Design buck_v1_0, start of the top module:
module buck_v1_0 #(
  parameter model_data_width = 25,
  parameter model_decimal_width = 16
)(
  input aclk, 
  input resetn, 
  input clock_enable,
  input pwm, 
  input signed [model_data_width-1:0] input_voltage,
  input signed [model_data_width-1:0] period_inductor,
  input signed [model_data_width-1:0] period_capacitor,
  input signed [model_data_width-1:0] inverse_resistor,
  output reg signed [model_data_width-1:0] inductor_current,
  output signed [model_data_width-1:0] capacitor_current,
  output signed [model_data_width-1:0] output_current,
  output reg signed [model_data_width-1:0] output_voltage  
);
Settings: LEC_CHECK=0, ABC_AREA=1, CAP_MARGIN=20, CORE_MARGIN=2, CORE_UTILIZATION=68, CTS_CLUSTER_SIZE=97, PLACE_DENSITY=0.37, SLEW_MARGIN=20; clock period 14.3 ns.
run.sh (not shown) runs the stock make flow with config.mk's settings and CLKGATE_MAP_FILE=.
The starting point completed and failed the layout checks on setup timing.
Next try:
--- a/flow/config.mk
+++ b/flow/config.mk
@@ -6,9 +6,8 @@
 export NUM_CORES = 4
 export LEC_CHECK = 0
-export ABC_AREA = 1
 export CAP_MARGIN = 20
+export CORE_ASPECT_RATIO = 0.5
 export CORE_MARGIN = 2
-export CORE_UTILIZATION = 68
-export CTS_CLUSTER_SIZE = 97
-export PLACE_DENSITY = 0.37
+export CORE_UTILIZATION = 40
+export CTS_CLUSTER_SIZE = 11
 export SLEW_MARGIN = 20
==> flow/constraint.sdc (replaced) <==
create_clock -name core_clock -period 28.0 [get_ports {aclk}]
set_input_delay 5.6000 -clock core_clock [delete_from_list [all_inputs] [get_ports {aclk}]]
set_output_delay 5.6000 -clock core_clock [all_outputs]
set_load 0.01 [all_outputs]
=> The changed run completed with no timing, DRC or antenna violations. Final cell count fell by 13%. Cell area came out lower by 14%. Core utilization goes down by 39 points. Area after synthesis came out lower by 4.0%.
Next try:
--- a/flow/config.mk
+++ b/flow/config.mk
@@ -7,7 +7,5 @@
 export LEC_CHECK = 0
 export CAP_MARGIN = 20
-export CORE_ASPECT_RATIO = 0.5
 export CORE_MARGIN = 2
-export CORE_UTILIZATION = 40
-export CTS_CLUSTER_SIZE = 11
+export CORE_UTILIZATION = 11
 export SLEW_MARGIN = 20
==> flow/constraint.sdc (replaced) <==
create_clock -name core_clock -period 42.3 [get_ports {aclk}]
set_input_delay 8.4600 -clock core_clock [delete_from_list [all_inputs] [get_ports {aclk}]]
set_output_delay 8.4600 -clock core_clock [all_outputs]
set_load 0.01 [all_outputs]
Flip-flop count stays the same.
Final area goes up by 10%.
Core utilization is lower by 30 points.
Critical path depth is lower by 31.
Clock-buffer cell count went up by 1.
Next try:
--- a/flow/config.mk
+++ b/flow/config.mk
@@ -8,4 +8,6 @@
 export CAP_MARGIN = 20
 export CORE_MARGIN = 2
-export CORE_UTILIZATION = 11
+export CORE_UTILIZATION = 65
+export CTS_CLUSTER_DIAMETER = 362
+export CTS_CLUSTER_SIZE = 100
 export SLEW_MARGIN = 20
After rerunning: The changed run produced a clean layout; global-route usage increases by 28 points; hold slack improves by 0.020 ns; via count falls by 1.0%.
Next try:
--- a/flow/config.mk
+++ b/flow/config.mk
@@ -6,8 +6,13 @@
 export NUM_CORES = 4
 export LEC_CHECK = 0
+export ABC_AREA = 0
 export CAP_MARGIN = 20
+export CORE_ASPECT_RATIO = 0.5
 export CORE_MARGIN = 2
-export CORE_UTILIZATION = 65
+export CORE_UTILIZATION = 72
 export CTS_CLUSTER_DIAMETER = 362
 export CTS_CLUSTER_SIZE = 100
+export PLACE_DENSITY = 0.35
+export SETUP_SLACK_MARGIN = 1.49
 export SLEW_MARGIN = 20
+export TNS_END_PERCENT = 5
==> flow/constraint.sdc (replaced) <==
create_clock -name core_clock -period 14.5 [get_ports {aclk}]
set_input_delay 2.9000 -clock core_clock [delete_from_list [all_inputs] [get_ports {aclk}]]
set_output_delay 2.9000 -clock core_clock [all_outputs]
set_load 0.01 [all_outputs]
Outcome: With this change the flow reached the layout checks and failed them: setup timing; global-route usage is higher by 8.8 points; non-clock buffer count is higher by 674; worst setup slack is worse by 19 ns; cell area is higher by about 12%.

## job 2856
Starting RTL as in the previous note.
clock: 14.3 ns
lec_check: 0
abc_area: 1
cap_margin: 20
core_margin: 2
core_utilization: 68
cts_cluster_diameter: 382
cts_cluster_size: 97
place_density: 0.37
setup_slack_margin: 3.13
slew_margin: 20
tns_end_percent: 20
Job 2856: complete, dirty (negative setup slack)
Relative to job 2856, the following input files were edited for job 4773:
Settings: PLACE_DENSITY removed (was 0.37); CORE_UTILIZATION changed from 68 to 40; CTS_CLUSTER_DIAMETER removed (was 382); ABC_AREA removed (was 1); TNS_END_PERCENT removed (was 20); SETUP_SLACK_MARGIN removed (was 3.13); CTS_CLUSTER_SIZE removed (was 97); the clock period (ns, I/O delays scaled along) changed from 14.3 to 28.0.
Notes after the runs:
Job 4773: no failed stages, no open violations at the end
Going from job 2856 to job 4773, the multi-input gate share of total cell area was found to have gone up by 7.3 points.
Re met2 track utilization from global routing: job 4773 is 35 points down on job 2856.
Post-route standard cell area excluding fillers on job 4773 is down relative to job 2856.
Looking only at total negative slack, and setting everything else aside, the lower value of job 2856 and job 4773 goes to job 2856.
Compared to job 2856, job 4773 has global-route usage over all layers 23 points lower.
Yosys stat chip area for job 4773: about 4% down relative to job 2856
Non-clock buffer count ends up lower on job 4773.
#### Input delta (job 9589 over job 4773)
Settings: putting GPL_ROUTABILITY_DRIVEN at 0 where nothing was set; putting CTS_CLUSTER_SIZE at 22 where nothing was set; putting MAX_ROUTING_LAYER at met4 where nothing was set; swapping 28.0 for 16.9 in the clock period (ns, I/O delays scaled along).
[summary]
Job 9589 vs job 4773, design area went up by 6100 um2.
For job 4773, the master of the slowest instance on the critical path was xnor3_1, unlike job 9589, where it was fa_1.
Job 9589: complete, dirty (negative setup slack)
The run showing the smaller met1 usage is job 4773.
Register-to-register slack: job 9589 worse than job 4773
Diff job 4773 -> job 9589 | cell resize tally after clock tree synthesis | increase of 220
Critical path depth was higher in the run labelled job 9589.
Setup changes, job 9589 to job 5671
Settings: an added CORE_ASPECT_RATIO of 0.5; a deleted GPL_ROUTABILITY_DRIVEN that had been 0; a change of CTS_CLUSTER_SIZE from 22 to 11; a deleted MAX_ROUTING_LAYER that had been met4; an added TNS_END_PERCENT of 10; an added GPL_TIMING_DRIVEN of 0; a change of the clock period (ns, I/O delays scaled along) from 16.9 to 28.0.
Findings:
- Across job 9589 and job 5671, a clean result was obtained everywhere but in job 9589.
- From the logs: job 9589 reached the end of the flow and failed the layout checks with negative setup slack.
- Highest metal layer with signal wires: met4 -> job 9589, met5 -> job 5671
- Fraction of area in clock buffers and inverters delta (job 5671 -> job 9589): insignificant
- Looking at final area, job 5671 sits about 8% lower than job 9589 does.
- Taking job 9589 as the reference point, the count of input and output buffers of job 5671 falls by 10.
Modified inputs, job 1443 compared to job 5671
Settings: swapping 11 for 41 in CTS_CLUSTER_SIZE; swapping 40 for 68 in CORE_UTILIZATION; putting CTS_CLUSTER_DIAMETER at 364 where nothing was set; clearing CORE_ASPECT_RATIO, which used to be 0.5; clearing GPL_TIMING_DRIVEN, which used to be 0; clearing TNS_END_PERCENT, which used to be 10; swapping 28.0 for 17.2 in the clock period (ns, I/O delays scaled along).
==> comparison <==
The final report for job 1443 shows a completed flow and a layout that fails verification, specifically negative setup slack.
Summary of job 1443 over job 5671: number of vias in the routed layout rose 1288; floorplan die height climbed 8.3%.
[job 1443] final net count rose 308 relative to job 5671
Taking job 5671 as the reference, in job 1443 final weighted congestion in routability-driven placement went down; number of tapcells went down.

== 01-08 ==
buck_v1_0 again, from the RTL that the note above started with.
Settings: LEC_CHECK=0, CAP_MARGIN=0, CELL_PAD_IN_SITES_GLOBAL_PLACEMENT=1, CORE_MARGIN=2, CORE_UTILIZATION=54, GPL_ROUTABILITY_DRIVEN=0, MIN_ROUTING_LAYER=met1, PLACE_DENSITY_LB_ADDON=0.16, SLEW_MARGIN=20, TNS_END_PERCENT=95; clock period 19.4 ns.
Nothing crashed in 01-08 and all stages finished; the problem is that the final layout failed, the offending checks being negative setup slack.
Changes in 06-10 relative to 01-08:
# 01-08
export LEC_CHECK = 0
export CAP_MARGIN = 0
export CELL_PAD_IN_SITES_GLOBAL_PLACEMENT = 1
export CORE_MARGIN = 2
export CORE_UTILIZATION = 54
export GPL_ROUTABILITY_DRIVEN = 0
export MIN_ROUTING_LAYER = met1
export PLACE_DENSITY_LB_ADDON = 0.16
export SLEW_MARGIN = 20
export TNS_END_PERCENT = 95
create_clock -name core_clock -period 19.4 [get_ports {aclk}]
# 06-10
export LEC_CHECK = 0
export ABC_AREA = 1
export CAP_MARGIN = 0
export CELL_PAD_IN_SITES_GLOBAL_PLACEMENT = 1
export CORE_ASPECT_RATIO = 1.99
export CORE_MARGIN = 2
export CORE_UTILIZATION = 54
export CTS_CLUSTER_DIAMETER = 108
export GPL_ROUTABILITY_DRIVEN = 0
export MIN_ROUTING_LAYER = met1
export PLACE_DENSITY_LB_ADDON = 0.16
export SLEW_MARGIN = 20
export TNS_END_PERCENT = 95
create_clock -name core_clock -period 19.4 [get_ports {aclk}]
==> comparison <==
- 06-10 reached the end of the flow, and the finished layout is clean on the timing, DRC and antenna checks.
- Measured against 06-10, the overall die width of 01-08 comes out at 1.4 times the reference value.
- Cmp 01-08 and 06-10 / tally of non-filler cells in the final layout / higher: 06-10
- Compare 01-08 and 06-10 | final routed wirelength across all metal layers lower: 01-08
- Floorplan die area grows by a few percent when moving from 01-08 to 06-10.
- Re peak fanout along the critical path: 01-08 and 06-10 aren't equal, and the lower value belongs to 06-10.
- Going from 01-08 to 06-10, the via count of the first global-routing pass was found to have gone up by about 23%.
- Summary of 06-10 over 01-08: final routed wire length divided by cell count went up; minimum clock period after layout went down.
